===== design/flow/config.mk =====
export PLATFORM = sky130hd
export DESIGN_NAME = complex_multiplier
export DESIGN_NICKNAME = complex_multiplier
export VERILOG_FILES = /design/flow/design.v
export SDC_FILE = /design/flow/constraint.sdc
export NUM_CORES = 4
export LEC_CHECK = 0
export CAP_MARGIN = 30
export CORE_MARGIN = 2
export CORE_UTILIZATION = 72
export SLEW_MARGIN = 20

===== design/flow/constraint.sdc =====
create_clock -name core_clock -period 6.76 [get_ports {i_clk}]
set_input_delay 1.3520 -clock core_clock [delete_from_list [all_inputs] [get_ports {i_clk}]]
set_output_delay 1.3520 -clock core_clock [all_outputs]
set_load 0.01 [all_outputs]

===== design/flow/design.v =====
`timescale 1ns / 1ps
module complex_multiplier#(parameter INPUT_DATA_WIDTH = 16)
    (
        input  wire                                    i_clk,
        input  wire                                    i_rst,
        input  wire signed [INPUT_DATA_WIDTH-1:0]      i_real_h,
        input  wire signed [INPUT_DATA_WIDTH-1:0]      i_imag_h,
        input  wire signed [INPUT_DATA_WIDTH-1:0]      i_real_y,
        input  wire signed [INPUT_DATA_WIDTH-1:0]      i_imag_y,
        output reg  signed [INPUT_DATA_WIDTH*2:0]      o_real,
        output reg  signed [INPUT_DATA_WIDTH*2:0]      o_imag
    );
    reg signed [INPUT_DATA_WIDTH*2-1:0] ac;
    reg signed [INPUT_DATA_WIDTH*2-1:0] ad;
    reg signed [INPUT_DATA_WIDTH*2-1:0] cb;
    reg signed [INPUT_DATA_WIDTH*2-1:0] bd;
    always@(posedge i_clk) begin
        if(i_rst)begin
            o_real <= 0;
            o_imag <= 0;
            ac     <= 0;
            ad     <= 0;
            cb     <= 0;
            bd     <= 0;
        end         
        else begin
            ac <= i_real_h * i_real_y;
            ad <= i_real_h * i_imag_y;
            cb <= i_real_y * i_imag_h;
            bd <= i_imag_h * i_imag_y;
            o_real <= ac - bd;
            o_imag <= ad + cb;
        end
    end
endmodule

===== design/flow/run.sh =====
#!/bin/bash
# the make line also repeats each setting of config.mk as NAME=value (left out here)
make -C /OpenROAD-flow-scripts/flow DESIGN_CONFIG=/design/flow/config.mk WORK_HOME=/design/flow/orfs CLKGATE_MAP_FILE= finish

==> ci_impl_report.md, run 1 <==
### Metrics collected by this job

| Metric | Value |
|---|---|
| Hpwl dp | `104000 um` |
| Status | `aborted with a tool error` |
| Init Core Util | `73.0%` |
| Compound Share, Synth | `6.34%` |
| Mux area share | `0.162%` |
| Core area | `about 65000 um2` |
| CTS Buf Count | `17` |
| EDFF count, synth | `0` |
| CTS H-tree lvls | `4` |
| Dpl cell area | `54300 um2` |
| Chip Area | `67600 um2` |
| Most common cell in the netlist | `inv_1` |
| Post-synth top cells | `inv_1, fa_1, nand2_1` |
| Synthesized area | `47200 um2` |
| Yosys Instances | `5189` |
| Commonest flop | `dfxtp_1` |
| Clock Tree Buf Depth | `2` |
| Seq/Total Area, Yosys | `between 8 and 9%` |
| Post-cts hold-fix buffer tally | `0` |
| Avg Cell Area, Syn | `9.09 um2` |
| IO buf count | `131` |
| Yosys warning total | `1` |
| Async SR Flop Fraction | `0%` |
| IO Pins | `132` |
| Top post-synthesis cells by area | `fa_1, ha_1, inv_1, dfxtp_1, and2_1` |
| Area leader share | `44.6%` |
| Gp weighted congestion | `0.932` |
| Fail Step | `global routing (5_1_grt)` |
| Synth area leader | `fa_1` |
| CTS root buf | `clkbuf_16` |
| Adder Share, Synth | `55.0%` |
| Flops & latches, synth | `between 150 and 200` |
| Netlist cell types | `73` |
| Chip Area, Yosys | `47200 um2` |
| Syn_nets | `~6700` |
| Chip height | `between 200 and 300 um` |
| Die width | `approximately 260 um` |
| Clk sink count | `194` |
| Cell row count | `93` |
| Cells after Synth | `5189` |
| Fraction of synthesized cell area in xor and xnor cells | `2.97%` |
| Synth Area in Simple Gates | `16.0%` |
| Main logic family | `adder cells` |
==> metrics by stage <==
step | utilization (%) | hold slack [ns] | std cells | setup WS [ns]
floorplan | - | 0.478 | 5189 | -0.225
detailed placement | 84.1 | 0.502 | 6552 | -1.16
CTS | 89.9 | 0.513 | 6757 | -0.0660
global placement | 84.1 | 0.486 | 6552 | -0.959
==> timing repair <==
| action | CTS |
|---|---|
| buffers inserted | 139 |
| endpoints found under the hold margin | 0 |
| pin swaps | 151 |
| gates cloned | 36 |
| setup endpoints to repair | 51 |
| resized | 500 |
==> run 2: changes to the inputs <==
CAP_MARGIN = 20   (was 30)
PLACE_DENSITY_LB_ADDON = 0.24   (was not set)
clock period = 6.7 ns   (was 6.76 ns; I/O delays follow)
==> ci_impl_report.md, run 2 <==
### Metrics collected by this job

| Metric | Value |
|---|---|
| Status | `aborted with a tool error` |
| Fail Step | `global routing (5_1_grt)` |
| Log Error | `[ERROR GRT-0232] Routing congestion too high. Check the congestion heatmap in the GUI.` |
| Area leader share | `44.6% (unchanged)` |
| EDFF count, synth | `0 (unchanged)` |
| Async SR Flop Fraction | `0% (unchanged)` |
| Avg Cell Area, Syn | `9.09 um2 (unchanged)` |
| Netlist cell types | `73 (unchanged)` |
| Gp weighted congestion | `0.950 (+1.9%)` |
| CTS root buf | `clkbuf_16` |
| Commonest flop | `dfxtp_1` |
| Seq/Total Area, Yosys | `8.24% (unchanged)` |
| CTS H-tree lvls | `4 (unchanged)` |
| Yosys warning total | `1 (unchanged)` |
| Total congestion overflow | `1180` |
| Core area | `64600 um2 (unchanged)` |
| Synthesized area | `47200 um2 (unchanged)` |
| Placed insts | `6539 (-0.20%)` |
| Chip Area, Yosys | `47200 um2 (unchanged)` |
| Most common cell in the netlist | `inv_1` |
| Cells after Synth | `5189 (unchanged)` |
| Init Core Util | `73.0% (unchanged)` |
| Post-synth top cells | `inv_1, fa_1, nand2_1` |
| Clk sink count | `194 (unchanged)` |
| Fraction of synthesized cell area in xor and xnor cells | `2.97% (unchanged)` |
| Chip height | `260 um (unchanged)` |
| Main logic family | `adder cells` |
| Total global-route track usage | `92.7%` |
| IO buf count | `131 (unchanged)` |
| Synth Area in Simple Gates | `16.0% (unchanged)` |
| Syn_nets | `6697 (unchanged)` |
| Adder Share, Synth | `55.0% (unchanged)` |
| Hpwl dp | `106000 um (+2.0%)` |
| Clock Tree Buf Depth | `2 (unchanged)` |
| Top post-synthesis cells by area | `fa_1, ha_1, inv_1, dfxtp_1, and2_1` |
| Die width | `260 um (unchanged)` |
| Flops & latches, synth | `194 (unchanged)` |
| Synth area leader | `fa_1` |
| IO Pins | `132 (unchanged)` |
| Yosys Instances | `5189 (unchanged)` |
| CTS Buf Count | `17 (unchanged)` |
| Chip Area | `67600 um2 (unchanged)` |
| Mux area share | `0.162% (unchanged)` |
| Compound Share, Synth | `6.34% (unchanged)` |
| Cell row count | `93 (unchanged)` |
run 2: metal layers:
metal  overflow  track usage [%]
met1         76             89.8
met5         10             61.9
met2        648              103
met4        387             98.3
met3         59             84.8
run 2: metrics by stage:
step | setup WS (ns) | util, % | setup TNS, ns | instance area [um2]
after CTS | -0.106 | 90.7 | -0.217 | 58600
after detailed placement | -1.33 | 84.1 | -58.43 | 54300
after global placement | -1.12 | 84.1 | -47.00 | 54300
after floorplan | -0.273 | - | -0.332 | 47600
run 2: what timing repair did:
action	4_1_cts
pin swaps	236
setup buffers	177
gates cloned	37
hold buffers	0
setup endpoints to repair	62
gates resized	568
==> run 3: changes to the inputs <==
CELL_PAD_IN_SITES_GLOBAL_PLACEMENT = 0   (was not set)
CTS_CLUSTER_SIZE = 54   (was not set)
SETUP_SLACK_MARGIN = 0.67   (was not set)
SLEW_MARGIN = 25   (was 20)
clock period = 7.78 ns   (was 6.7 ns; I/O delays follow)
==> ci_impl_report.md, run 3 <==
### Metrics collected by this job

| Metric | Value |
|---|---|
| Status | `aborted with a tool error` |
| Fail Step | `global routing (5_1_grt)` |
| Adder Share, Synth | `55.0% (unchanged)` |
| Async SR Flop Fraction | `0% (unchanged)` |
| Top post-synthesis cells by area | `fa_1, ha_1, inv_1, dfxtp_1, and2_1` |
| Core area | `64600 um2 (unchanged)` |
| Compound Share, Synth | `6.34% (unchanged)` |
| Init Core Util | `73.0% (unchanged)` |
| IO buf count | `131 (unchanged)` |
| Commonest flop | `dfxtp_1` |
| Synth area leader | `fa_1` |
| Main logic family | `adder cells` |
| Cells after Synth | `5189 (unchanged)` |
| Fraction of synthesized cell area in xor and xnor cells | `2.97% (unchanged)` |
| Synth Area in Simple Gates | `16.0% (unchanged)` |
| Post-cts hold-fix buffer tally | `0 (unchanged)` |
| IO Pins | `132 (unchanged)` |
| Clock Tree Buf Depth | `2 (unchanged)` |
| Mux area share | `0.162% (unchanged)` |
| Gp weighted congestion | `0.944 (-0.63%)` |
| Chip Area | `67600 um2 (unchanged)` |
| CTS Buf Count | `17 (unchanged)` |
| Most common cell in the netlist | `inv_1` |
| Clk sink count | `194 (unchanged)` |
| Seq/Total Area, Yosys | `8.24% (unchanged)` |
| Syn_nets | `6697 (unchanged)` |
| Chip Area, Yosys | `47200 um2 (unchanged)` |
| Post-synth top cells | `inv_1, fa_1, nand2_1` |
| Pre-CTS setup slack | `-0.490 ns (+0.844 ns)` |
| Avg Cell Area, Syn | `9.09 um2 (unchanged)` |
| Synthesized area | `47200 um2 (unchanged)` |
| Cell row count | `93 (unchanged)` |
| Yosys Instances | `5189 (unchanged)` |
| Chip height | `260 um (unchanged)` |
| Flops & latches, synth | `194 (unchanged)` |
| Hpwl dp | `103000 um (-3.3%)` |
| Die width | `260 um (unchanged)` |
| Yosys warning total | `1 (unchanged)` |
| CTS root buf | `clkbuf_16` |
| CTS H-tree lvls | `4 (unchanged)` |
| Area leader share | `44.6% (unchanged)` |
| Netlist cell types | `73 (unchanged)` |
| EDFF count, synth | `0 (unchanged)` |
==> run 3: what timing repair did <==
action	in CTS
pin swaps	86
endpoints found under the setup margin	44
resized	232
gates cloned	34
buffers inserted	70
==> run 3: stage by stage <==
step	util, %	setup TNS [ns]	area, um2	cells
detailed placement	82.0	-4.97	53000	6388
global placement	82.0	-1.64	53000	6388
floorplan	-	0	47400	5189
CTS	86.4	0	55800	6524
==> run 4: changes to the inputs <==
ABC_AREA = 1   (was not set)
CELL_PAD_IN_SITES_DETAIL_PLACEMENT = 2   (was not set)
CELL_PAD_IN_SITES_GLOBAL_PLACEMENT = 1   (was 0)
CORE_ASPECT_RATIO = 1.03   (was not set)
CORE_MARGIN = 8   (was 2)
CORE_UTILIZATION = 52   (was 72)
GPL_ROUTABILITY_DRIVEN = 0   (was not set)
PLACE_DENSITY_LB_ADDON = 0.11   (was 0.24)
clock period = 14.3 ns   (was 7.78 ns; I/O delays follow)
==> ci_impl_report.md, run 4 <==
### Metrics collected by this job

| Metric | Value |
|---|---|
| Flops & latches, synth | `194 (unchanged)` |
| Adder Share, Synth | `49.5% (-5.5 points)` |
| Main logic family | `adder cells` |
| Synth Area in Simple Gates | `21.7% (+5.7 points)` |
| Async SR Flop Fraction | `0% (unchanged)` |
| Syn_nets | `8784 (+31%)` |
| Most common cell in the netlist | `inv_1` |
| Yosys warning total | `1 (unchanged)` |
| Mux area share | `0% (-0.16 points)` |
| Netlist cell types | `36 (-51%)` |
| Fail Step | `detailed placement (3_5_place_dp)` |
| Compound Share, Synth | `4.24% (-2.1 points)` |
| Log Error | `[ERROR DPL-0033] detailed placement checks failed during check placement.` |
| Cell row count | `118 (+27%)` |
| Post-synth top cells | `inv_1, nand2_1, fa_1` |
| Cells after Synth | `7276 (+40%)` |
| Commonest flop | `dfxtp_1` |
| Init Core Util | `52.2% (-21 points)` |
| Top post-synthesis cells by area | `fa_1, inv_1, nand2_1, ha_1, dfxtp_1` |
| EDFF count, synth | `0 (unchanged)` |
| Yosys Instances | `7276 (+40%)` |
| Chip height | `338 um (+30%)` |
| Core area | `100000 um2 (+55%)` |
| IO buf count | `131 (unchanged)` |
| Synthesized area | `52400 um2 (+11%)` |
| Area leader share | `40.2% (-4.4 points)` |
| Die width | `329 um (+26%)` |
| Status | `aborted with a tool error` |
| Chip Area | `111000 um2 (+64%)` |
| Chip Area, Yosys | `52400 um2 (+11%)` |
| Avg Cell Area, Syn | `7.20 um2 (-21%)` |
| IO Pins | `132 (unchanged)` |
| Fraction of synthesized cell area in xor and xnor cells | `0.151% (-2.8 points)` |
| Synth area leader | `fa_1` |
| Seq/Total Area, Yosys | `7.42% (-0.82 points)` |
run 4: through the flow:
| step | instances | worst slack [ns] | hold WS [ns] |
|---|---|---|---|
| after global placement | 8578 | 5.04 | 0.554 |
| after floorplan | 7276 | 6.18 | 0.478 |
==> run 5: changes to the inputs <==
CELL_PAD_IN_SITES_DETAIL_PLACEMENT = 0   (was 2)
CELL_PAD_IN_SITES_GLOBAL_PLACEMENT = 0   (was 1)
CORE_UTILIZATION = 15   (was 52)
CTS_CLUSTER_DIAMETER = 153   (was not set)
GPL_ROUTABILITY_DRIVEN = 1   (was 0)
GPL_TIMING_DRIVEN = 0   (was not set)
HOLD_SLACK_MARGIN = 0.03   (was not set)
MIN_ROUTING_LAYER = met2   (was not set)
SLEW_MARGIN = 10   (was 25)
TNS_END_PERCENT = 75   (was not set)
clock period = 8.57 ns   (was 14.3 ns; I/O delays follow)
==> ci_impl_report.md, run 5 <==
### Yosys + OpenROAD results

| Metric | Value |
|---|---|
| Levels on crit path | `23` |
| CP Launch Type | `primary input` |
| Final worst path period share | `90.8%` |
| # Max-Cap Violations | `0` |
| CP endpoint kind | `flip-flop` |
| Status | `finished clean` |
| Fraction of synthesized cell area in xor and xnor cells | `0.151% (unchanged)` |
| Commonest flop | `dfxtp_1` |
| Clk_skew | `approximately 0.052 ns` |
| Async SR Flop Fraction | `0% (unchanged)` |
| Total global-route track usage | `a little over a fifth` |
| Yosys warning total | `1 (unchanged)` |
| IO buf count | `127 (-3.1%)` |
| Netlist cell types | `36 (unchanged)` |
| Adder Share, Synth | `49.5% (unchanged)` |
| Slew @ Worst Pin | `1.13 ns` |
| Tmin final | `7.78 ns` |
| Clk sink count | `between 150 and 200` |
| Dpl cell area | `around 60000 um2` |
| Clk Latency, worst-skew pair | `0.58 ns` |
| Post-Route Setup TNS | `0 ns` |
| Cells after Synth | `7276 (unchanged)` |
| Most common cell in the netlist | `inv_1` |
| Antenna violations before repair | `2` |
| Synth area leader | `fa_1` |
| Hold Startpoint | `bd[0]` |
| Drt initial violations | `7801` |
| CP delay by family, top | `adder cells` |
| Crit path required time | `9.06 ns` |
| Final Hold Fails | `0` |
| Gp weighted congestion | `0.965` |
| Worst EP arrival | `8.27 ns` |
| Syn_nets | `8784 (unchanged)` |
| Fin. max-slew vios | `0` |
| DRC Markers | `0` |
| CTS root buf | `clkbuf_16` |
| CTS tree | `built` |
| Compound Share, Synth | `4.24% (unchanged)` |
| Post-synth top cells | `inv_1, nand2_1, fa_1` |
| Yosys Instances | `7276 (unchanged)` |
| Chip Area | `368000 um2 (+230%)` |
| Total Wirelength | `267000 um` |
| Slowest CP cell | `clkdlybuf4s50_1` |
| EDFF count, synth | `0 (unchanged)` |
| Largest net degree at the start of global routing | `20` |
| Setup repair after global routing missed its margin | `yes` |
| Hpwl dp | `between 200000 and 250000 um` |
| Crit path cell chain | `clkdlybuf4s50_1 > clkbuf_2 > nand2_1 > fa_1 > inv_1 > fa_1 > inv_1 > fa_1 > inv_1 > fa_1 > fa_1 > inv_1 > fa_1 > inv_1 > ha_1 > nand2_1 > nor2_1 > inv_1 > nor2_2 > nand4_1 > nand3b_1 > nor2_1 > nor2_2` |
| Depth of the most critical reg-to-reg path | `14` |
| FMAX | `128 MHz` |
| Count of tool warnings | `28` |
| Crit Path Class | `primary input to flip-flop` |
| Setup slack, reg-to-reg | `a little over 6 ns` |
| Hold path depth | `2` |
| Core area | `348000 um2 (+250%)` |
| Min-Delay Path Class | `flip-flop to flip-flop` |
| CTS Buf Count | `25` |
| Chip height | `616 um (+82%)` |
| RR Startpoint | `ac[0]` |
| DRT antenna net count | `0` |
| Synth Area in Simple Gates | `21.7% (unchanged)` |
| Cell row count | `220 (+86%)` |
| Post-cts hold-fix buffer tally | `0` |
| Nets | `8985` |
| IO Pins | `132 (unchanged)` |
| Max incr delay on CP | `0.69 ns` |
| Post-route cell area | `~60000 um2` |
| Init Core Util | `15.0% (-37 points)` |
| Final setup fails | `0` |
| Synthesized area | `52400 um2 (unchanged)` |
| Reg2reg end | `o_real[32]` |
| Clk slew on worst S/H paths | `0.09 ns` |
| Hold worst-path end | `o_real[0]` |
| Flops & latches, synth | `194 (unchanged)` |
| Top post-synthesis cells by area | `fa_1, inv_1, nand2_1, ha_1, dfxtp_1` |
| Relative slew slack | `24.8%` |
| Clock Tree Buf Depth | `3` |
| Avg WL per Cell | `between 20 and 25 um` |
| Vias/cell | `5.13` |
| Chip Area, Yosys | `52400 um2 (unchanged)` |
| Area delta synth->final | `17.9%` |
| Die width | `598 um (+82%)` |
| Seq/Total Area, Yosys | `7.42% (unchanged)` |
| WP buf/inv | `8` |
| Main logic family | `adder cells` |
| Mux area share | `0% (unchanged)` |
| Total congestion overflow | `0` |
| DR pass1 iterations | `7` |
| Vias in the first global route | `about 75000` |
| Avg Cell Area, Syn | `7.20 um2 (unchanged)` |
| Crit Path Max Fanout | `10` |
| Capture point of the critical path | `ac[22]` |
| CTS H-tree lvls | `4` |
| Crit. Startpoint | `i_real_y[9]` |
| Vias | `62600` |
| Area leader share | `40.2% (unchanged)` |
| First-pass GRT wire length | `around 370000 um` |
==> run 5: layout make-up <==
cell class / count / area, um2
fillers: 40000 / 286000
multi-input cells: 4716 / 39800
inverters: 2153 / 8090
well taps: 4662 / 5830
flip-flops and latches: 194 / 3880
repair buffers: 174 / 1940
plain buffers: 213 / 1230
clock buffers: 28 / 657
diodes: 59 / 148
clock inverters: 5 / 104
==> run 5: timing repair <==
action	CTS	global route
buffers inserted	1	2
setup endpoints to repair	78	77
pin swaps	1	2
gates resized	164	343
==> run 5: metal layers <==
metal,share of wire [%],up-vias,global-route usage [%],wire length [um]
met3,44,1032,31.7,119000
met1,0,23200,-,0
met2,49,17300,24.8,131000
met5,1.5,-,8.25,4050
met4,4.9,75,2.07,13000
li1,-,21000,-,-
==> run 5: stage by stage <==
step / hold WS [ns] / cells / util [%] / setup slack (ns)
after floorplan: 0.478 / 7276 / - / 1.59
after global placement: 0.654 / 12100 / 17.1 / -1.95
after detailed placement: 0.652 / 12100 / 17.3 / -1.42
after CTS: 0.623 / 12100 / 17.6 / 0.546
after global routing: 0.626 / 12200 / 17.7 / 0.614
final: 0.593 / 12200 / 17.7 / 0.786
==> run 6: changes to the inputs <==
ABC_AREA = not set   (was 1)
CAP_MARGIN = 30   (was 20)
CELL_PAD_IN_SITES_DETAIL_PLACEMENT = not set   (was 0)
CELL_PAD_IN_SITES_GLOBAL_PLACEMENT = not set   (was 0)
CORE_ASPECT_RATIO = 0.5   (was 1.03)
CORE_MARGIN = 2   (was 8)
CORE_UTILIZATION = 61   (was 15)
CTS_CLUSTER_DIAMETER = 336   (was 153)
CTS_CLUSTER_SIZE = 100   (was 54)
GPL_ROUTABILITY_DRIVEN = not set   (was 1)
GPL_TIMING_DRIVEN = not set   (was 0)
HOLD_SLACK_MARGIN = not set   (was 0.03)
MIN_ROUTING_LAYER = not set   (was met2)
PLACE_DENSITY_LB_ADDON = not set   (was 0.11)
SETUP_SLACK_MARGIN = -0.95   (was 0.67)
SLEW_MARGIN = 20   (was 10)
TNS_END_PERCENT = not set   (was 75)
clock period = 10.0 ns   (was 8.57 ns; I/O delays follow)
==> ci_impl_report.md, run 6 <==
### Yosys + OpenROAD results

| Metric | Value |
|---|---|
| Synthesized area | `47200 um2 (-9.9%)` |
| CTS H-tree lvls | `4 (unchanged)` |
| Largest net degree at the start of global routing | `58 (+190%)` |
| Clk slew on worst S/H paths | `0.10 ns (about the same)` |
| Levels on crit path | `21 (-8.7%)` |
| Worst EP arrival | `9.39 ns (+1.12 ns)` |
| Setup slack, reg-to-reg | `6.08 ns (about the same)` |
| FMAX | `111 MHz` |
| Async SR Flop Fraction | `0% (unchanged)` |
| Final core occ | `65.6% (+48 points)` |
| CTS tree | `built` |
| Hold slack | `0.571 ns (-0.0221 ns)` |
| Main logic family | `adder cells` |
| Crit. Startpoint | `i_real_y[5]` |
| Count of tool warnings | `28 (unchanged)` |
| Crit path cell chain | `clkdlybuf4s50_1 > buf_4 > nand2_1 > fa_1 > inv_1 > fa_1 > fa_1 > fa_1 > fa_1 > inv_1 > fa_1 > inv_1 > ha_1 > nand3_1 > nor2_1 > nand4_1 > o22ai_1 > o221ai_1 > o21ai_0 > mux2i_1 > nand2_1` |
| Reg2reg end | `o_real[30]` |
| Vias in the first global route | `36600 (-51%)` |
| DR pass1 iterations | `6 (-1)` |
| Chip height | `201 um (-67%)` |
| EDFF count, synth | `0 (unchanged)` |
| Hold worst-path end | `o_real[0]` |
| Slew @ Worst Pin | `1.04 ns (-0.0883 ns)` |
| Tmin final | `8.98 ns` |
| Fin. max-slew vios | `0 (unchanged)` |
| Post-CTS sizing | `0 (-100%)` |
| Setup repair after global routing missed its margin | `no` |
| Gp weighted congestion | `1.00 (+3.9%)` |
| Avg Cell Area, Syn | `9.09 um2 (+26%)` |
| Layout fillers | `6577 (-84%)` |
| Crit Path Max Fanout | `17 (+7)` |
| Status | `finished clean` |
| CP endpoint kind | `flip-flop` |
| Area leader share | `44.6% (+4.4 points)` |
| Flops & latches, synth | `194 (unchanged)` |
| Yosys warning total | `1 (unchanged)` |
| Synth Area in Simple Gates | `16.0% (-5.7 points)` |
| Clk sink count | `194 (unchanged)` |
| Vias | `34900 (-44%)` |
| Die width | `397 um (-34%)` |
| Chip Area | `79700 um2 (-78%)` |
| Most common cell in the netlist | `inv_1` |
| Slowest CP cell | `clkdlybuf4s50_1` |
| Hold Startpoint | `bd[0]` |
| Yosys Instances | `5189 (-29%)` |
| Adder Share, Synth | `55.0% (+5.5 points)` |
| Total global-route track usage | `34.7% (+13 points)` |
| Synth area leader | `fa_1` |
| Relative slew slack | `30.5% (+5.7 points)` |
| Hold path depth | `2 (unchanged)` |
| CTS root buf | `clkbuf_16` |
| Mux area share | `0.162% (+0.16 points)` |
| Final setup fails | `0 (unchanged)` |
| DRT antenna net count | `0 (unchanged)` |
| Compound Share, Synth | `6.34% (+2.1 points)` |
| Clk_skew | `0.0415 ns (-0.0109 ns)` |
| Post-Route Setup TNS | `0 ns (unchanged)` |
| Cell row count | `72 (-67%)` |
| Pre-CTS setup slack | `0.666 ns (+2.09 ns)` |
| Commonest flop | `dfxtp_1` |
| Post-cts hold-fix buffer tally | `0 (unchanged)` |
| First-pass GRT wire length | `209000 um (-44%)` |
| Capture point of the critical path | `ac[30]` |
| Clk Latency, worst-skew pair | `0.54 ns (-0.04 ns)` |
| Crit path required time | `10.41 ns (+1.35 ns)` |
| Syn_nets | `6697 (-24%)` |
| Max incr delay on CP | `1.10 ns (+0.41 ns)` |
| Avg WL per Cell | `20.7 um (-5.1%)` |
| Critical Path Most Common Cell | `fa_1` |
| Final worst slack | `1.02 ns (+0.234 ns)` |
| CTS Buf Count | `17 (-32%)` |
| Final worst path period share | `89.8% (-1.0 points)` |
| WP buf/inv | `5 (-3)` |
| RR Startpoint | `bd[9]` |
| Min-Delay Path Class | `flip-flop to flip-flop` |
| Init Core Util | `61.3% (+46 points)` |
| Cells after Synth | `5189 (-29%)` |
| IO buf count | `131 (+3.1%)` |
| Vias/cell | `5.55 (+8.2%)` |
| Antenna violations before repair | `21 (+19)` |
| Placed insts | `6252 (-48%)` |
| Post-synth top cells | `inv_1, fa_1, nand2_1` |
| Hpwl dp | `109000 um (-52%)` |
| Nets | `6745 (-25%)` |
| Total Wirelength | `130000 um (-51%)` |
| DRC Markers | `0 (unchanged)` |
| CP Launch Type | `primary input` |
| Depth of the most critical reg-to-reg path | `11 (-3)` |
| Core area | `76900 um2 (-78%)` |
| # Max-Cap Violations | `0 (unchanged)` |
| Clock Tree Buf Depth | `2 (-1)` |
| CP delay by family, top | `adder cells` |
| Netlist cell types | `73 (+100%)` |
| Seq/Total Area, Yosys | `8.24% (+0.82 points)` |
| IO Pins | `132 (unchanged)` |
| Final Hold Fails | `0 (unchanged)` |
| Drt initial violations | `2634 (-66%)` |
| Fraction of synthesized cell area in xor and xnor cells | `2.97% (+2.8 points)` |
| Area delta synth->final | `7.06%` |
| Total congestion overflow | `0 (unchanged)` |
| Top post-synthesis cells by area | `fa_1, ha_1, inv_1, dfxtp_1, and2_1` |
| Layout Cells excl Fill | `6292 (-48%)` |
| Setup Buffers After CTS | `0 (-1)` |
| Chip Area, Yosys | `47200 um2 (-9.9%)` |
| Crit Path Class | `primary input to flip-flop` |
-- run 6: per-stage QoR --
stage                     cell area (um2)
after floorplan                     47200
after global placement              49800
after detailed placement            49800
after CTS                           50400
after global routing                50500
final                               50500
-- run 6: metal layers --
| layer | GRT usage, % | share of wire [%] | vias up |
|---|---|---|---|
| met2 | 50.6 | 42 | 1322 |
| met5 | 0 | 0.11 | - |
| li1 | - | - | 15600 |
| met3 | 12.3 | 11 | 229 |
| met1 | 48.7 | 43 | 17800 |
| met4 | 11.0 | 3.1 | 18 |
-- run 6: final cells by class --
type                       count  area, um2  share of cell area (%)
tap                         1036       1300                    2.57
clock buffer                  19        453                   0.897
multi-input combinational   3573      37900                    75.2
sequential                   194       3880                    7.69
timing repair buffer         247       2220                    4.39
inverter                    1204       4520                    8.95
clock inverter                13        156                   0.310
antenna                        6       15.0                  0.0297
==> run 7: changes to the inputs <==
ABC_AREA = 1   (was not set)
CAP_MARGIN = 10   (was 30)
CELL_PAD_IN_SITES_GLOBAL_PLACEMENT = 3   (was not set)
CORE_ASPECT_RATIO = not set   (was 0.5)
CORE_MARGIN = 4   (was 2)
CORE_UTILIZATION = 23   (was 61)
CTS_CLUSTER_DIAMETER = not set   (was 336)
CTS_CLUSTER_SIZE = 64   (was 100)
GPL_ROUTABILITY_DRIVEN = 0   (was not set)
HOLD_SLACK_MARGIN = -0.06   (was not set)
MAX_ROUTING_LAYER = met4   (was not set)
MIN_ROUTING_LAYER = met2   (was not set)
PLACE_DENSITY_LB_ADDON = 0.22   (was not set)
SETUP_SLACK_MARGIN = 0.62   (was -0.95)
TNS_END_PERCENT = 45   (was not set)
clock period = 6.29 ns   (was 10.0 ns; I/O delays follow)
==> ci_impl_report.md, run 7 <==
### Yosys + OpenROAD results

| Metric | Value |
|---|---|
| Most common cell in the netlist | `inv_1` |
| Clk sink count | `194 (unchanged)` |
| Slowest CP cell | `fa_1` |
| CP endpoint kind | `flip-flop` |
| DRC Markers | `0 (unchanged)` |
| Antenna violations before repair | `0 (-100%)` |
| Final worst path period share | `96.6% (+6.8 points)` |
| Total global-route track usage | `31.0% (-3.8 points)` |
| Clk_skew | `0.0341 ns (-0.00738 ns)` |
| Setup slack, reg-to-reg | `3.27 ns (-2.81 ns)` |
| Count of tool warnings | `30 (+7.1%)` |
| Crit. Startpoint | `i_imag_h[13]` |
| Chip Area, Yosys | `52400 um2 (+11%)` |
| Adder Share, Synth | `49.5% (-5.5 points)` |
| IO Pins | `132 (unchanged)` |
| Final setup fails | `0 (unchanged)` |
| Vias in the first global route | `77200 (+110%)` |
| Synthesized area | `52400 um2 (+11%)` |
| Commonest flop | `dfxtp_1` |
| Max incr delay on CP | `0.57 ns (-0.53 ns)` |
| CTS tree | `built` |
| CP delay by family, top | `adder cells` |
| Status | `finished clean` |
| Clk Latency, worst-skew pair | `0.58 ns (+0.04 ns)` |
| Vias/cell | `5.81 (+4.7%)` |
| WP buf/inv | `10 (+5)` |
| Cells after Synth | `7276 (+40%)` |
| Area leader share | `40.2% (-4.4 points)` |
| Capture point of the critical path | `cb[28]` |
| Largest net degree at the start of global routing | `81 (+40%)` |
| Hpwl dp | `176000 um (+62%)` |
| Crit path cell chain | `buf_6 > buf_12 > buf_12 > buf_16 > buf_12 > buf_8 > nand2_2 > inv_2 > fa_1 > inv_2 > fa_1 > inv_2 > fa_1 > fa_1 > fa_1 > fa_1 > ha_4 > nand2_4 > nor3_2 > buf_4 > and2_1 > nand2_1 > a31oi_1 > nor2_1` |
| Area delta synth->final | `35.3%` |
| CTS H-tree lvls | `4 (unchanged)` |
| Core area | `226000 um2 (+190%)` |
| Chip height | `485 um (+140%)` |
| Levels on crit path | `24 (+14%)` |
| Cell row count | `174 (+140%)` |
| Synth Area in Simple Gates | `21.7% (+5.7 points)` |
| Drt initial violations | `7452 (+180%)` |
| DRT antenna net count | `0 (unchanged)` |
| Hold path depth | `2 (unchanged)` |
| Vias | `65400 (+87%)` |
| DR pass1 iterations | `9 (+3)` |
| Syn_nets | `8784 (+31%)` |
| Hold worst-path end | `o_real[0]` |
| CTS Buf Count | `17 (unchanged)` |
| Avg WL per Cell | `20.4 um (-1.5%)` |
| Relative slew slack | `46.7% (+16 points)` |
| IO buf count | `131 (unchanged)` |
| Fin. max-slew vios | `0 (unchanged)` |
| Worst EP arrival | `6.53 ns (-2.86 ns)` |
| Min-Delay Path Class | `flip-flop to flip-flop` |
| Top post-synthesis cells by area | `fa_1, inv_1, nand2_1, ha_1, dfxtp_1` |
| Clock Tree Buf Depth | `2 (unchanged)` |
| Seq/Total Area, Yosys | `7.42% (-0.82 points)` |
| Clk slew on worst S/H paths | `0.10 ns (about the same)` |
| Compound Share, Synth | `4.24% (-2.1 points)` |
| Fraction of synthesized cell area in xor and xnor cells | `0.151% (-2.8 points)` |
| Total Wirelength | `230000 um (+76%)` |
| RR Startpoint | `ad[0]` |
| Init Core Util | `23.2% (-38 points)` |
| Post-Route Setup TNS | `0 ns (unchanged)` |
| First-pass GRT wire length | `339000 um (+62%)` |
| Depth of the most critical reg-to-reg path | `14 (+3)` |
| Async SR Flop Fraction | `0% (unchanged)` |
| Final Hold Fails | `0 (unchanged)` |
| Flops & latches, synth | `194 (unchanged)` |
| Nets | `9733 (+44%)` |
| Post-cts hold-fix buffer tally | `0 (unchanged)` |
| Layout fillers | `24600 (+270%)` |
| Tmin final | `6.07 ns` |
| EDFF count, synth | `0 (unchanged)` |
| Yosys Instances | `7276 (+40%)` |
| Total congestion overflow | `0 (unchanged)` |
| CTS root buf | `clkbuf_16` |
| Netlist cell types | `36 (-51%)` |
| Avg Cell Area, Syn | `7.20 um2 (-21%)` |
| Post-synth top cells | `inv_1, nand2_1, fa_1` |
| Chip Area | `235000 um2 (+200%)` |
| Hold Startpoint | `bd[0]` |
| Final core occ | `31.4% (-34 points)` |
| Die width | `485 um (+22%)` |
| Main logic family | `adder cells` |
| Synth area leader | `fa_1` |
| Crit path required time | `6.74 ns (-3.67 ns)` |
| # Max-Cap Violations | `0 (unchanged)` |
| Slew @ Worst Pin | `0.796 ns (-0.244 ns)` |
| Crit Path Class | `primary input to flip-flop` |
| CP Launch Type | `primary input` |
| Crit Path Max Fanout | `5 (-12)` |
| FMAX | `165 MHz` |
| Setup repair after global routing missed its margin | `yes` |
| Critical Path Most Common Cell | `fa_1` |
| Mux area share | `0% (-0.16 points)` |
| Reg2reg end | `o_imag[30]` |
| Yosys warning total | `1 (unchanged)` |
[run 7: routing by layer]
layer / vias up / wire length [um] / global-route usage, %
met3: 842 / 105000 / 45.3
met5: - / 0 / -
met4: 0 / 8870 / 1.80
li1: 22500 / - / -
met2: 17400 / 116000 / 33.7
met1: 24700 / 0 / -
[run 7: layout make-up]
| class | count | area (um2) | area share (%) |
|---|---|---|---|
| Sequential cell | 194 | 3880 | 5.48 |
| Tap cell | 2992 | 3740 | 5.29 |
| Clock buffer | 18 | 429 | 0.606 |
| Timing Repair Buffer | 1143 | 11700 | 16.5 |
| Antenna cell | 31 | 77.6 | 0.110 |
| Clock inverter | 14 | 171 | 0.242 |
| Inverter | 2153 | 8090 | 11.4 |
| Multi-Input combinational cell | 4716 | 42700 | 60.4 |
[run 7: what timing repair did]
action | 4_1_cts | 5_1_grt
gates cloned | 35 | 2
gates resized | 587 | 399
pin swaps | 172 | 192
setup endpoints to repair | 94 | 96
buffers inserted | 143 | 48
[run 7: through the flow]
stage	hold slack (ns)	std cells	cell area (um2)	setup slack, ns
floorplan	0.478	7276	53500	0.265
global placement	0.664	11000	64500	-1.11
detailed placement	0.679	11000	64500	-1.08
CTS	0.683	11200	69000	0.265
global route	0.739	11200	70700	-0.0201
finish	0.704	11300	70800	0.215
==> run 8: changes to the inputs <==
CAP_MARGIN = 20   (was 10)
CELL_PAD_IN_SITES_GLOBAL_PLACEMENT = not set   (was 3)
CORE_MARGIN = 2   (was 4)
CORE_UTILIZATION = 69   (was 23)
CTS_CLUSTER_SIZE = not set   (was 64)
GPL_ROUTABILITY_DRIVEN = not set   (was 0)
HOLD_SLACK_MARGIN = not set   (was -0.06)
MAX_ROUTING_LAYER = not set   (was met4)
MIN_ROUTING_LAYER = not set   (was met2)
PLACE_DENSITY = 0.42   (was not set)
PLACE_DENSITY_LB_ADDON = not set   (was 0.22)
SETUP_SLACK_MARGIN = not set   (was 0.62)
TNS_END_PERCENT = not set   (was 45)
clock period = 9.53 ns   (was 6.29 ns; I/O delays follow)
==> ci_impl_report.md, run 8 <==
### Yosys + OpenROAD results

| Metric | Value |
|---|---|
| Yosys warning total | `1 (unchanged)` |
| Layout fillers | `6112 (-75%)` |
| Clk_skew | `0.0201 ns (-0.0140 ns)` |
| EDFF count, synth | `0 (unchanged)` |
| Hold worst-path end | `o_real[0]` |
| Pre-CTS setup slack | `0.964 ns (+2.04 ns)` |
| Netlist cell types | `36 (unchanged)` |
| DRC Markers | `0 (unchanged)` |
| Depth of the most critical reg-to-reg path | `14 (unchanged)` |
| Crit. Startpoint | `i_real_h[15]` |
| CP Launch Type | `primary input` |
| Mux area share | `0% (unchanged)` |
| Chip Area, Yosys | `52400 um2 (unchanged)` |
| Largest net degree at the start of global routing | `65 (-20%)` |
| Avg Cell Area, Syn | `7.20 um2 (unchanged)` |
| M3 GR Usage | `9.07% (-36 points)` |
| CTS Buf Count | `17 (unchanged)` |
| Yosys Instances | `7276 (unchanged)` |
| Crit path required time | `9.93 ns (+3.19 ns)` |
| Crit Path Class | `primary input to flip-flop` |
| # Max-Cap Violations | `0 (unchanged)` |
| Drt initial violations | `4375 (-41%)` |
| Gp weighted congestion | `0.977` |
| Main logic family | `adder cells` |
| Avg WL per Cell | `17.8 um (-13%)` |
| Top post-synthesis cells by area | `fa_1, inv_1, nand2_1, ha_1, dfxtp_1` |
| Reg2reg end | `o_imag[18]` |
| Die width | `279 um (-42%)` |
| Nets | `8810 (-9.5%)` |
| CTS tree | `built` |
| Clk sink count | `194 (unchanged)` |
| CTS root buf | `clkbuf_16` |
| Capture point of the critical path | `ad[29]` |
| Total global-route track usage | `39.6% (+8.6 points)` |
| Crit Path Max Fanout | `19 (+14)` |
| Synth Area in Simple Gates | `21.7% (unchanged)` |
| Seq/Total Area, Yosys | `7.42% (unchanged)` |
| Vias/cell | `5.46 (-6.1%)` |
| Flops & latches, synth | `194 (unchanged)` |
| Worst EP arrival | `8.65 ns (+2.12 ns)` |
| Tmin final | `8.25 ns` |
| Post-Route Setup TNS | `0 ns (unchanged)` |
| Final core occ | `73.1% (+42 points)` |
| Post-synth top cells | `inv_1, nand2_1, fa_1` |
| Vias in the first global route | `46700 (-40%)` |
| RR Startpoint | `ad[0]` |
| Init Core Util | `69.3% (+46 points)` |
| CP delay by family, top | `adder cells` |
| Synth area leader | `fa_1` |
| FMAX | `roughly 120 MHz` |
| Most common cell in the netlist | `inv_1` |
| CTS H-tree lvls | `4 (unchanged)` |
| Slew @ Worst Pin | `1.13 ns (+0.337 ns)` |
| Hold path depth | `2 (unchanged)` |
| Final setup fails | `0 (unchanged)` |
| WP buf/inv | `5 (-5)` |
| Chip height | `279 um (-42%)` |
| Synthesized area | `52400 um2 (unchanged)` |
| Logic area | `39600 um2 (-7.4%)` |
| Final worst slack | `1.28 ns (+1.06 ns)` |
| Cells after Synth | `7276 (unchanged)` |
| DRT antenna net count | `0 (unchanged)` |
| Hold slack | `0.508 ns (-0.196 ns)` |
| Syn_nets | `8784 (unchanged)` |
| Count of tool warnings | `28 (-6.7%)` |
| Cell row count | `101 (-42%)` |
| Hpwl dp | `123000 um (-30%)` |
| First-pass GRT wire length | `240000 um (-29%)` |
| Relative slew slack | `24.2% (-23 points)` |
| Core area | `75600 um2 (-66%)` |
| Commonest flop | `dfxtp_1` |
| Sequential cell area | `3880 um2 (unchanged)` |
| Final worst path period share | `86.6% (-10 points)` |
| Global Route met2 Usage | `62.5% (+29 points)` |
| Min-Delay Path Class | `flip-flop to flip-flop` |
| Crit path cell chain | `clkdlybuf4s50_1 > buf_4 > nand2_1 > inv_1 > fa_1 > fa_1 > inv_1 > fa_1 > fa_1 > fa_1 > fa_1 > inv_1 > ha_1 > nand2_1 > nor2_1 > nand2_1 > nor3_1 > nand2_1 > nand3_1 > and2_1 > nor2_1` |
| Setup slack, reg-to-reg | `7.27 ns (+4.00 ns)` |
| IO Pins | `132 (unchanged)` |
| Max incr delay on CP | `0.97 ns (+0.40 ns)` |
| Area leader share | `40.2% (unchanged)` |
| DR pass1 iterations | `6 (-3)` |
| Total Wirelength | `147000 um (-36%)` |
| Post-cts hold-fix buffer tally | `0 (unchanged)` |
| CP endpoint kind | `flip-flop` |
| Levels on crit path | `21 (-13%)` |
| Final Hold Fails | `0 (unchanged)` |
| Clk Latency, worst-skew pair | `0.50 ns (-0.08 ns)` |
| Fin. max-slew vios | `0 (unchanged)` |
| Fraction of synthesized cell area in xor and xnor cells | `0.151% (unchanged)` |
| Total congestion overflow | `0 (unchanged)` |
| Slowest CP cell | `clkdlybuf4s50_1` |
| Clk slew on worst S/H paths | `0.09 ns (about the same)` |
| Clock Tree Buf Depth | `2 (unchanged)` |
| Grt met1 use | `54.0% (+54 points)` |
| Compound Share, Synth | `4.24% (unchanged)` |
| Chip Area | `78100 um2 (-67%)` |
| Critical Path Most Common Cell | `fa_1` |
| Area delta synth->final | `5.58%` |
| Hold Startpoint | `bd[0]` |
| Post-CTS sizing | `0 (-100%)` |
| Setup Buffers After CTS | `0 (-100%)` |
| IO buf count | `131 (unchanged)` |
| Adder Share, Synth | `49.5% (unchanged)` |
| Status | `finished clean` |
| Gr busiest metal | `met2` |
| Setup repair after global routing missed its margin | `no` |
| Antenna violations before repair | `5 (+5)` |
| Async SR Flop Fraction | `0% (unchanged)` |
| Vias | `45300 (-31%)` |
## run 8: layout make-up
class                   instances  share of cell area (%)
diodes                          4                  0.0181
clock buffers                  19                   0.801
clock inverters                13                   0.224
inverters                    2153                    14.6
multi-input cells            4716                    71.6
flip-flops and latches        194                    7.03
well taps                     978                    2.21
repair buffers                220                    3.49
## run 8: metal layers
metal  up-vias  wire length [um]
met4         8              5310
li1      20700                 -
met3       456             16800
met5         -                74
met1     21700             58600
met2      2420             66600
## run 8: stage by stage
step                      instances  cell area, um2
after floorplan                7276           52400
after global placement         8261           54700
after detailed placement       8261           54700
after CTS                      8293           55300
after global routing           8294           55300
final                          8297           55300
==> run 9: changes to the inputs <==
CORE_UTILIZATION = 62   (was 69)
PLACE_DENSITY = not set   (was 0.42)
TNS_END_PERCENT = 10   (was not set)
clock period = 5.12 ns   (was 9.53 ns; I/O delays follow)
==> ci_impl_report.md, run 9 <==
### Yosys + OpenROAD results

| Metric | Value |
|---|---|
| Gp weighted congestion | `0.993 (+1.6%)` |
| Fraction of synthesized cell area in xor and xnor cells | `0.151% (unchanged)` |
| Gr busiest metal | `met2` |
| Final worst path period share | `119% (+33 points)` |
| Vias/cell | `5.52 (+1.0%)` |
| Final worst slack | `-0.979 ns (-2.26 ns)` |
| Layout fillers | `5350 (-12%)` |
| Capture point of the critical path | `ac[22]` |
| Die width | `295 um (+5.4%)` |
| DR pass1 iterations | `14 (+8)` |
| Hold Startpoint | `cb[0]` |
| Chip Area, Yosys | `52400 um2 (unchanged)` |
| Crit Path Max Fanout | `5 (-14)` |
| Slew @ Worst Pin | `1.14 ns (+0.00710 ns)` |
| # Max-Cap Violations | `0 (unchanged)` |
| Final Hold Fails | `0 (unchanged)` |
| Placed insts | `9022 (+9.2%)` |
| Crit path required time | `5.51 ns (-4.42 ns)` |
| Flops & latches, synth | `194 (unchanged)` |
| EDFF count, synth | `0 (unchanged)` |
| Netlist cell types | `36 (unchanged)` |
| CP Launch Type | `primary input` |
| Cell row count | `106 (+5.0%)` |
| Depth of the most critical reg-to-reg path | `14 (unchanged)` |
| Avg WL per Cell | `20.5 um (+15%)` |
| Core area | `83700 um2 (+11%)` |
| Sequential cell area | `3880 um2 (unchanged)` |
| WP buf/inv | `11 (+6)` |
| Dpl cell area | `60600 um2 (+11%)` |
| CTS H-tree lvls | `4 (unchanged)` |
| Setup repair after global routing missed its margin | `yes` |
| Tmin final | `approximately 6.1 ns` |
| CP delay by family, top | `adder cells` |
| Pre-CTS setup slack | `-1.81 ns (-2.77 ns)` |
| Area delta synth->final | `29.1%` |
| Post-route cell area | `67600 um2 (+22%)` |
| Worst EP arrival | `6.49 ns (-2.16 ns)` |
| Setup slack, reg-to-reg | `2.77 ns (-4.50 ns)` |
| Hpwl dp | `128000 um (+4.3%)` |
| Vias | `51300 (+13%)` |
| Status | `finished with violations` |
| Layout Cells excl Fill | `9301 (+12%)` |
| Crit. Startpoint | `i_real_y[15]` |
| DRT antenna net count | `0 (unchanged)` |
| Slowest CP cell | `fa_1` |
| Synthesized area | `52400 um2 (unchanged)` |
| M3 GR Usage | `13.3% (+4.3 points)` |
| First-pass GRT wire length | `280000 um (+16%)` |
| Hold path depth | `3 (+1)` |
| IO buf count | `131 (unchanged)` |
| Nets | `9653 (+9.6%)` |
| Init Core Util | `62.6% (-6.7 points)` |
| Async SR Flop Fraction | `0% (unchanged)` |
| Avg Cell Area, Syn | `7.20 um2 (unchanged)` |
| Clk slew on worst S/H paths | `0.08 ns (about the same)` |
| Total Wirelength | `191000 um (+29%)` |
| Min-Delay Path Class | `flip-flop to flip-flop` |
| Post-synth top cells | `inv_1, nand2_1, fa_1` |
| Crit Path Class | `primary input to flip-flop` |
| Final setup fails | `93 (+93)` |
| Count of tool warnings | `31 (+11%)` |
| Critical Path Most Common Cell | `fa_1` |
| FMAX | `164 MHz` |
| Main logic family | `adder cells` |
| Grt met1 use | `54.0% (about the same)` |
| Clk Latency, worst-skew pair | `0.51 ns (about the same)` |
| Clk sink count | `194 (unchanged)` |
| Yosys Instances | `7276 (unchanged)` |
| Hold worst-path end | `o_imag[0]` |
| Top post-synthesis cells by area | `fa_1, inv_1, nand2_1, ha_1, dfxtp_1` |
| Max incr delay on CP | `0.69 ns (-0.28 ns)` |
| CTS root buf | `clkbuf_16` |
| Fin. max-slew vios | `0 (unchanged)` |
| Mux area share | `0% (unchanged)` |
| Commonest flop | `dfxtp_1` |
| Chip Area | `86800 um2 (+11%)` |
| Synth Area in Simple Gates | `21.7% (unchanged)` |
| Largest net degree at the start of global routing | `74 (+14%)` |
| RR Startpoint | `ad[0]` |
| Vias in the first global route | `52200 (+12%)` |
| Drt initial violations | `5436 (+24%)` |
| Area leader share | `40.2% (unchanged)` |
| Logic area | `42600 um2 (+7.7%)` |
| DRC Markers | `0 (unchanged)` |
| CTS tree | `built` |
| Antenna violations before repair | `13 (+8)` |
| Seq/Total Area, Yosys | `7.42% (unchanged)` |
| Most common cell in the netlist | `inv_1` |
| Levels on crit path | `27 (+29%)` |
| Chip height | `295 um (+5.4%)` |
| Global Route met2 Usage | `64.9% (+2.4 points)` |
| Reg2reg end | `o_imag[30]` |
| Total congestion overflow | `0 (unchanged)` |
| Adder Share, Synth | `49.5% (unchanged)` |
| IO Pins | `132 (unchanged)` |
| Compound Share, Synth | `4.24% (unchanged)` |
| Synth area leader | `fa_1` |
| Syn_nets | `8784 (unchanged)` |
| Failing Checks | `negative setup slack` |
| Yosys warning total | `1 (unchanged)` |
| CTS Buf Count | `17 (unchanged)` |
| CP endpoint kind | `flip-flop` |
| Clock Tree Buf Depth | `2 (unchanged)` |
| Total global-route track usage | `42.3% (+2.7 points)` |
| Final core occ | `80.8% (+7.6 points)` |
| Relative slew slack | `24.0% (-0.24 points)` |
| Clk_skew | `0.0172 ns (-0.00283 ns)` |
| Cells after Synth | `7276 (unchanged)` |
[run 9: per-stage QoR]
step           TNS (ns)  hold slack (ns)
6_report         -52.05            0.577
3_5_place_dp    -147.57            0.559
2_1_floorplan    -44.53            0.478
4_1_cts          -43.50            0.578
5_1_grt          -66.49            0.615
3_3_place_gp    -142.41            0.540
[run 9: final cells by class]
cell class / count / area share, %
clock buffers: 20 / 0.676
repair buffers: 1063 / 16.2
clock inverters: 12 / 0.254
flip-flops and latches: 194 / 5.75
well taps: 1134 / 2.10
inverters: 2153 / 12.0
multi-input cells: 4716 / 63.1
diodes: 9 / 0.0333
[run 9: what timing repair did]
item                                    4_1_cts  5_1_grt
resized                                     800      431
gates cloned                                 43        8
endpoints found under the setup margin       98       96
hold buffers                                  0        0
buffers inserted                            135       63
pin swaps                                   283      196
[run 9: metal layers]
metal	up-vias	wire (um)
met2	3189	81500
met4	32	13900
li1	22500	-
met3	1110	25100
met1	24500	69700
met5	-	625
==> run 10: changes to the inputs <==
ABC_AREA = not set   (was 1)
CAP_MARGIN = 5   (was 20)
CORE_ASPECT_RATIO = 0.5   (was not set)
CORE_UTILIZATION = 72   (was 62)
CTS_CLUSTER_DIAMETER = 269   (was not set)
CTS_CLUSTER_SIZE = 93   (was not set)
PLACE_DENSITY = 0.39   (was not set)
SETUP_SLACK_MARGIN = 1.19   (was not set)
TNS_END_PERCENT = 5   (was 10)
clock period = 5.24 ns   (was 5.12 ns; I/O delays follow)
==> ci_impl_report.md, run 10 <==
### Metrics collected by this job

| Metric | Value |
|---|---|
| Async SR Flop Fraction | `0% (unchanged)` |
| Post-cts hold-fix buffer tally | `0 (unchanged)` |
| Chip Area | `67700 um2 (-22%)` |
| IO buf count | `131 (unchanged)` |
| Post-synth top cells | `inv_1, fa_1, nand2_1` |
| EDFF count, synth | `0 (unchanged)` |
| Main logic family | `adder cells` |
| Yosys Instances | `5189 (-29%)` |
| Syn_nets | `6697 (-24%)` |
| CTS Buf Count | `17 (unchanged)` |
| Pre-CTS setup slack | `-2.34 ns (-0.532 ns)` |
| Commonest flop | `dfxtp_1` |
| Most common cell in the netlist | `inv_1` |
| Cells after Synth | `5189 (-29%)` |
| Fraction of synthesized cell area in xor and xnor cells | `2.97% (+2.8 points)` |
| Flops & latches, synth | `194 (unchanged)` |
| Status | `aborted with a tool error` |
| Mux area share | `0.162% (+0.16 points)` |
| Hpwl dp | `114000 um (-11%)` |
| IO Pins | `132 (unchanged)` |
| Adder Share, Synth | `55.0% (+5.5 points)` |
| Synth area leader | `fa_1` |
| Dpl cell area | `54900 um2 (-9.4%)` |
| Clock Tree Buf Depth | `2 (unchanged)` |
| Fail Step | `global routing (5_1_grt)` |
| Die width | `366 um (+24%)` |
| Core area | `64900 um2 (-22%)` |
| Compound Share, Synth | `6.34% (+2.1 points)` |
| Synth Area in Simple Gates | `16.0% (-5.7 points)` |
| Chip height | `185 um (-37%)` |
| Area leader share | `44.6% (+4.4 points)` |
| CTS H-tree lvls | `4 (unchanged)` |
| Init Core Util | `72.7% (+10 points)` |
| Synthesized area | `47200 um2 (-9.9%)` |
| Top post-synthesis cells by area | `fa_1, ha_1, inv_1, dfxtp_1, and2_1` |
| Clk sink count | `194 (unchanged)` |
| Netlist cell types | `73 (+100%)` |
| Seq/Total Area, Yosys | `8.24% (+0.82 points)` |
| Gp weighted congestion | `1.01 (+1.4%)` |
| Yosys warning total | `1 (unchanged)` |
| Chip Area, Yosys | `47200 um2 (-9.9%)` |
| Avg Cell Area, Syn | `9.09 um2 (+26%)` |
| CTS root buf | `clkbuf_16` |
| Cell row count | `66 (-38%)` |
run 10: repair_timing:
item	CTS
setup buffers	108
endpoints found under the setup margin	110
cloned	21
pin swaps	116
gates resized	322
run 10: through the flow:
stage	std cells	util, %
CTS	6823	89.0
floorplan	5189	-
detailed placement	6663	84.6
global placement	6663	84.6
==> run 11: changes to the inputs <==
ABC_AREA = 1   (was not set)
CAP_MARGIN = 20   (was 5)
CORE_ASPECT_RATIO = not set   (was 0.5)
CORE_UTILIZATION = 40   (was 72)
CTS_CLUSTER_DIAMETER = not set   (was 269)
CTS_CLUSTER_SIZE = not set   (was 93)
MAX_ROUTING_LAYER = met4   (was not set)
PLACE_DENSITY = not set   (was 0.39)
PLACE_DENSITY_LB_ADDON = 0.22   (was not set)
SETUP_SLACK_MARGIN = not set   (was 1.19)
TNS_END_PERCENT = not set   (was 5)
clock period = 7.61 ns   (was 5.24 ns; I/O delays follow)
==> ci_impl_report.md, run 11 <==
### Yosys + OpenROAD results

| Metric | Value |
|---|---|
| Compound Share, Synth | `4.24% (-2.1 points)` |
| Avg Cell Area, Syn | `7.20 um2 (-21%)` |
| DRC Markers | `0` |
| Seq/Total Area, Yosys | `7.42% (-0.82 points)` |
| Levels on crit path | `24` |
| Main logic family | `adder cells` |
| Crit Path Class | `primary input to flip-flop` |
| IO buf count | `131 (unchanged)` |
| Max incr delay on CP | `roughly 0.85 ns` |
| Post-route cell area | `57400 um2` |
| Min-Delay Path Class | `flip-flop to flip-flop` |
| Core area | `130000 um2 (+100%)` |
| Reg2reg end | `o_imag[18]` |
| Total congestion overflow | `0` |
| Most common cell in the netlist | `inv_1` |
| Area delta synth->final | `9.63%` |
| RR Startpoint | `ad[0]` |
| Capture point of the critical path | `bd[27]` |
| Total global-route track usage | `24.2%` |
| Post-CTS sizing | `0 (-100%)` |
| CP Launch Type | `primary input` |
| Flops & latches, synth | `194 (unchanged)` |
| Relative slew slack | `between 40% and 50%` |
| Total Wirelength | `roughly 150000 um` |
| Gp weighted congestion | `0.930 (-7.6%)` |
| Slew @ Worst Pin | `around 0.75 ns` |
| Cells after Synth | `7276 (+40%)` |
| CTS H-tree lvls | `4 (unchanged)` |
| Final Hold Fails | `0` |
| Largest net degree at the start of global routing | `around 65` |
| Crit Path Max Fanout | `16` |
| # Max-Cap Violations | `0` |
| Fraction of synthesized cell area in xor and xnor cells | `0.151% (-2.8 points)` |
| Sequential cell area | `between 3000 and 4000 um2` |
| Drt initial violations | `between 2000 and 3000` |
| Vias | `around 43000` |
| CP delay by family, top | `adder cells` |
| Syn_nets | `8784 (+31%)` |
| Init Core Util | `40.4% (-32 points)` |
| Async SR Flop Fraction | `0% (unchanged)` |
| Post-Route Setup TNS | `0 ns` |
| Layout fillers | `13400` |
| Clk sink count | `194 (unchanged)` |
| Fin. max-slew vios | `0` |
| Top post-synthesis cells by area | `fa_1, inv_1, nand2_1, ha_1, dfxtp_1` |
| Clock Tree Buf Depth | `2 (unchanged)` |
| Slowest CP cell | `clkdlybuf4s50_1` |
| Hold slack | `0.514 ns` |
| Area leader share | `40.2% (-4.4 points)` |
| Final setup fails | `0` |
| Cell row count | `132 (+100%)` |
| Nets | `8865` |
| ANT cells | `0` |
| Yosys warning total | `1 (unchanged)` |
| Setup slack, reg-to-reg | `5.12 ns` |
| Status | `finished clean` |
| Dpl cell area | `56800 um2 (+3.4%)` |
| Chip height | `366 um (+98%)` |
| CP endpoint kind | `flip-flop` |
| Chip Area | `134000 um2 (+98%)` |
| Die width | `366 um (about the same)` |
| Synthesized area | `52400 um2 (+11%)` |
| Vias/cell | `4.75` |
| Tmin final | `7.17 ns` |
| Synth area leader | `fa_1` |
| Commonest flop | `dfxtp_1` |
| CTS root buf | `clkbuf_16` |
| Clk Latency, worst-skew pair | `around 0.53 ns` |
| Crit. Startpoint | `i_imag_h[3]` |
| Avg WL per Cell | `16.7 um` |
| EDFF count, synth | `0 (unchanged)` |
| Hold Startpoint | `bd[0]` |
| Final worst slack | `0.441 ns` |
| Adder Share, Synth | `49.5% (-5.5 points)` |
| Post-cts hold-fix buffer tally | `0 (unchanged)` |
| Hold path depth | `2` |
| Vias in the first global route | `around 45000` |
| Mux area share | `0% (-0.16 points)` |
| CTS Buf Count | `17 (unchanged)` |
| WP buf/inv | `8` |
| Clk_skew | `0.0186 ns` |
| Setup Buffers After CTS | `0 (-100%)` |
| Netlist cell types | `36 (-51%)` |
| Hold worst-path end | `o_real[0]` |
| Antenna violations before repair | `1` |
| DRT antenna net count | `0` |
| Hpwl dp | `127000 um (+11%)` |
| Final worst path period share | `94.2%` |
| Clk slew on worst S/H paths | `0.08 ns` |
| First-pass GRT wire length | `about 250000 um` |
| Crit path required time | `~8 ns` |
| Post-synth top cells | `inv_1, nand2_1, fa_1` |
| Logic area | `39600 um2` |
| Crit path cell chain | `clkdlybuf4s50_1 > buf_4 > nand2_1 > fa_1 > inv_1 > fa_1 > inv_1 > fa_1 > inv_1 > fa_1 > fa_1 > inv_1 > fa_1 > inv_1 > ha_1 > nand2_1 > inv_1 > a21oi_1 > nor2_1 > o21bai_1 > nand3_1 > nand2_1 > nand2_1 > nor2_1` |
| Chip Area, Yosys | `52400 um2 (+11%)` |
| Synth Area in Simple Gates | `21.7% (+5.7 points)` |
| Yosys Instances | `7276 (+40%)` |
| Setup repair after global routing missed its margin | `no` |
| IO Pins | `132 (unchanged)` |
| Worst EP arrival | `7.57 ns` |
| Pre-CTS setup slack | `-0.0934 ns (+2.25 ns)` |
| FMAX | `139 MHz` |
| Count of tool warnings | `26` |
| CTS tree | `built` |
| DR pass1 iterations | `6` |
| Depth of the most critical reg-to-reg path | `14` |
==> run 11: area by class of cell <==
type	instances	share of cell area [%]
well taps	1742	3.80
multi-input cells	4716	69.0
repair buffers	275	5.32
clock inverters	12	0.266
flip-flops and latches	194	6.77
clock buffers	20	0.796
inverters	2153	14.1
==> run 11: stage by stage <==
stage	std cells	utilization, %
floorplan	7276	-
global placement	9080	43.8
detailed placement	9080	43.8
CTS	9112	44.3
global route	9112	44.3
finish	9112	44.3
==> run 11: routing by layer <==
layer	vias to the layer above	share of wire (%)	routed length (um)	global-route usage, %
met5	-	0	0	-
li1	20800	-	-	-
met2	1064	46	69800	37.9
met4	0	1.3	1920	4.07
met3	108	5.2	7880	2.24
met1	21300	48	72200	34.4
==> run 12: changes to the inputs <==
ABC_AREA = not set   (was 1)
CAP_MARGIN = 0   (was 20)
CELL_PAD_IN_SITES_DETAIL_PLACEMENT = 0   (was not set)
CORE_ASPECT_RATIO = 0.54   (was not set)
CORE_UTILIZATION = 41   (was 40)
MAX_ROUTING_LAYER = not set   (was met4)
PLACE_DENSITY_LB_ADDON = 0.3   (was 0.22)
SETUP_SLACK_MARGIN = 3.34   (was not set)
SLEW_MARGIN = 15   (was 20)
clock period = 14.7 ns   (was 7.61 ns; I/O delays follow)
==> ci_impl_report.md, run 12 <==
### Yosys + OpenROAD results

| Metric | Value |
|---|---|
| Final worst slack | `4.85 ns (+4.41 ns)` |
| Hold worst-path end | `o_real[0]` |
| Chip Area | `118000 um2 (-12%)` |
| CTS root buf | `clkbuf_16` |
| RR Startpoint | `ad[0]` |
| Drt initial violations | `2558 (-12%)` |
| Async SR Flop Fraction | `0% (unchanged)` |
| Syn_nets | `6697 (-24%)` |
| Clock Tree Buf Depth | `2 (unchanged)` |
| Yosys warning total | `1 (unchanged)` |
| Count of tool warnings | `29 (+12%)` |
| Logic area | `37900 um2 (-4.1%)` |
| Status | `finished clean` |
| Adder Share, Synth | `55.0% (+5.5 points)` |
| Crit. Startpoint | `i_imag_y[1]` |
| Commonest flop | `dfxtp_1` |
| Final worst path period share | `67.0% (-27 points)` |
| Levels on crit path | `21 (-13%)` |
| Nets | `6696 (-24%)` |
| Main logic family | `adder cells` |
| EDFF count, synth | `0 (unchanged)` |
| DRC Markers | `0 (unchanged)` |
| Yosys Instances | `5189 (-29%)` |
| Cells after Synth | `5189 (-29%)` |
| Post-Route Setup TNS | `0 ns (unchanged)` |
| Max incr delay on CP | `0.62 ns (-0.23 ns)` |
| Slowest CP cell | `nor2_1` |
| Core area | `114000 um2 (-12%)` |
| Seq/Total Area, Yosys | `8.24% (+0.82 points)` |
| Clk Latency, worst-skew pair | `0.51 ns (-0.02 ns)` |
| Top post-synthesis cells by area | `fa_1, ha_1, inv_1, dfxtp_1, and2_1` |
| Clk slew on worst S/H paths | `0.08 ns (about the same)` |
| Vias in the first global route | `37100 (-17%)` |
| Synth area leader | `fa_1` |
| Crit Path Max Fanout | `32 (+16)` |
| Total congestion overflow | `0 (unchanged)` |
| # Max-Cap Violations | `0 (unchanged)` |
| Largest net degree at the start of global routing | `127 (+95%)` |
| Vias/cell | `5.07 (+6.7%)` |
| Crit path required time | `15.01 ns (+7.00 ns)` |
| Most common cell in the netlist | `inv_1` |
| DRT antenna net count | `0 (unchanged)` |
| Area leader share | `44.6% (+4.4 points)` |
| Layout fillers | `11200 (-16%)` |
| Reg2reg end | `o_imag[32]` |
| CP delay by family, top | `adder cells` |
| Vias | `34200 (-21%)` |
| Metal2 WL | `53600 um (-23%)` |
| Min-Delay Path Class | `flip-flop to flip-flop` |
| Relative slew slack | `28.9% (-21 points)` |
| Avg Cell Area, Syn | `9.09 um2 (+26%)` |
| Hold Startpoint | `bd[0]` |
| Mux area share | `0.162% (+0.16 points)` |
| Total Wirelength | `127000 um (-16%)` |
| Hold path depth | `2 (unchanged)` |
| Crit Path Class | `primary input to flip-flop` |
| Gp weighted congestion | `0.916 (-1.5%)` |
| Netlist cell types | `73 (+100%)` |
| IO buf count | `131 (unchanged)` |
| Fraction of synthesized cell area in xor and xnor cells | `2.97% (+2.8 points)` |
| CP endpoint kind | `flip-flop` |
| Antenna violations before repair | `8 (+7)` |
| Post-cts hold-fix buffer tally | `0 (unchanged)` |
[run 12: area by class of cell]
cell class	instances	share of cell area, %
clock inverter	13	0.382
clock buffer	19	0.854
inverter	1204	8.91
sequential	194	7.66
antenna	2	0.00987
timing repair buffer	198	3.58
multi-input combinational	3573	74.8
tap	1534	3.78
[run 12: per-layer routing]
| layer | track usage (%) | vias up |
|---|---|---|
| met1 | 34.9 | 17600 |
| met2 | 34.3 | 1035 |
| met4 | 3.98 | 0 |
| met5 | 0 | - |
| li1 | - | 15400 |
| met3 | 4.74 | 92 |
[run 12: per-stage QoR]
stage	cell area [um2]	utilization (%)	cells
floorplan	47200	-	5189
global placement	50100	43.9	6703
detailed placement	50100	43.9	6703
CTS	50700	44.4	6735
global route	50700	44.4	6735
finish	50700	44.4	6737
